== job 101 ==
// Buzzer
module Buzzer #(parameter isSim = 1,parameter isAHB = 0) (input wire clk,rst_n,
              output wire[31:0] BDMAC_RDATA,
              output wire       BDMAC_READYOUT,
              output wire[1:0]  BDMAC_RESP,
              input wire        BDMAC_SEL,
			  input wire        BDMAC_READY,
              input wire[31:0]  BDMAC_ADDR,
              input wire[1:0]   BDMAC_TRANS,
              input wire        BDMAC_WRITE,
              input wire[31:0]  BDMAC_WDATA,
              output wire[31:0] SBDMA_HADDR,
              output wire[1:0]  SBDMA_HTRANS,
              output wire       SBDMA_HWRITE,
              input wire[31:0]  SBDMA_HRDATA,
              input wire        SBDMA_HREADY,
              output wire[31:0] BBDMA_HADDR,
              output wire[1:0]  BBDMA_HTRANS,
              output wire       BBDMA_HWRITE,
              input wire[31:0]  BBDMA_HRDATA,
              input wire        BBDMA_HREADY,
              output wire PWM);
Settings: LEC_CHECK=0, CAP_MARGIN=20, CELL_PAD_IN_SITES_DETAIL_PLACEMENT=2, CORE_ASPECT_RATIO=1.2, CORE_MARGIN=2, CORE_UTILIZATION=61, CTS_CLUSTER_DIAMETER=239, GPL_ROUTABILITY_DRIVEN=1, GPL_TIMING_DRIVEN=0, HOLD_SLACK_MARGIN=0.3, SLEW_MARGIN=20; clock period 5.18 ns.
run.sh (not shown) runs the stock make flow with config.mk's settings and CLKGATE_MAP_FILE=.
As the logs show, job 101 stopped at detailed placement after a tool error, so it never reached the end of the flow.
Modified inputs, job 102 compared to job 101
- CORE_UTILIZATION now 70, was 61
- HOLD_SLACK_MARGIN no longer set, was 0.3
- GPL_ROUTABILITY_DRIVEN no longer set, was 1
- CELL_PAD_IN_SITES_DETAIL_PLACEMENT no longer set, was 2
- CORE_ASPECT_RATIO no longer set, was 1.2
- GPL_TIMING_DRIVEN no longer set, was 0
- CTS_CLUSTER_DIAMETER now 52, was 239
- TNS_END_PERCENT now 5, previously not set
- the clock period (ns, I/O delays scaled along) now 9.72, was 5.18
Findings:
- Looking at the reports, job 102 completed the entire flow and the layout it produced met the timing, DRC and antenna checks.
- Job 101 fits on a die that is larger than the die of job 102.
- Job 102: initial core utilization higher than job 101
- When job 102 is measured against job 101, its core box area turns out 13% lower.


raven:
Starting RTL as in the previous note.
clock: 1.33 ns
lec_check: 0
abc_area: 1
cap_margin: 20
cell_pad_in_sites_global_placement: 0
core_margin: 6
core_utilization: 65
cts_cluster_diameter: 349
cts_cluster_size: 44
gpl_timing_driven: 1
hold_slack_margin: 0.05
max_routing_layer: met4
setup_slack_margin: 0.39
slew_margin: 30
As the logs show, raven stopped at clock tree synthesis after a tool error, so it never reached the end of the flow.
Modified inputs, delta compared to raven
- CORE_MARGIN changed from 6 to 2
- CTS_CLUSTER_SIZE removed (was 44)
- MAX_ROUTING_LAYER removed (was met4)
- ABC_AREA removed (was 1)
- GPL_TIMING_DRIVEN removed (was 1)
- SETUP_SLACK_MARGIN removed (was 0.39)
- HOLD_SLACK_MARGIN removed (was 0.05)
- CTS_CLUSTER_DIAMETER removed (was 349)
- SLEW_MARGIN changed from 30 to 20
- CELL_PAD_IN_SITES_GLOBAL_PLACEMENT removed (was 0)
- CORE_UTILIZATION changed from 65 to 56
- the clock period (ns, I/O delays scaled along) changed from 1.33 to 4.42
[summary]
- Lower synthesized cell area goes to delta over raven.
- Per the final summary, delta finished and its layout is clean on timing, DRC and antenna.
- From raven to delta the numbers moved as follows: die height picked up an extra 2.6%; and-or/or-and share of the synthesized area increased 2.2 points; total of buffers placed on input and output ports was more or less identical; number of storage elements in the synthesis netlist closely matched the old numbers.
[inputs] amber vs delta
- TNS_END_PERCENT newly set to 40
- CORE_UTILIZATION changed from 56 to 20
- the clock period (ns, I/O delays scaled along) changed from 4.42 to 10.0
--- outcome ---
On number of cells on the critical path, the higher figure sits with delta, not amber. In amber, total power of the final layout is lower than in delta. In amber, the overall fraction of global-route tracks in use came out 17 points below the value in delta. Of amber and delta, the lower data arrival time of the critical path belongs to amber. Diff delta -> amber | final-layout fill cell count | up by more than 100%. Weighted congestion at the end of routability-driven global placement down 0.045 in amber wrt delta. First-pass GRT wire length in amber vs delta: up 11%. [compare] base=delta new=amber: worst path setup slack after routing moved up, tightest hold margin went up.
Changes in onyx relative to amber:
- TNS_END_PERCENT removed (was 40)
- CORE_UTILIZATION changed from 20 to 59
- the clock period (ns, I/O delays scaled along) changed from 10.0 to 4.76
Findings:
Capturing element of the worst setup path: TunePWM_BGM.cnt[9] -> onyx, BDMAC_RDATA[0] -> amber
Max total power across onyx and amber: onyx
Critical path launch point: SoundReg_BGM[2] -> onyx, APB_BDMAC.SisPlaying -> amber
Per the comparison of onyx with amber, peak supply drop has increased; final design instance area without fill has decreased.
Power figures rest on the tool's default switching activity, not on a simulated workload.
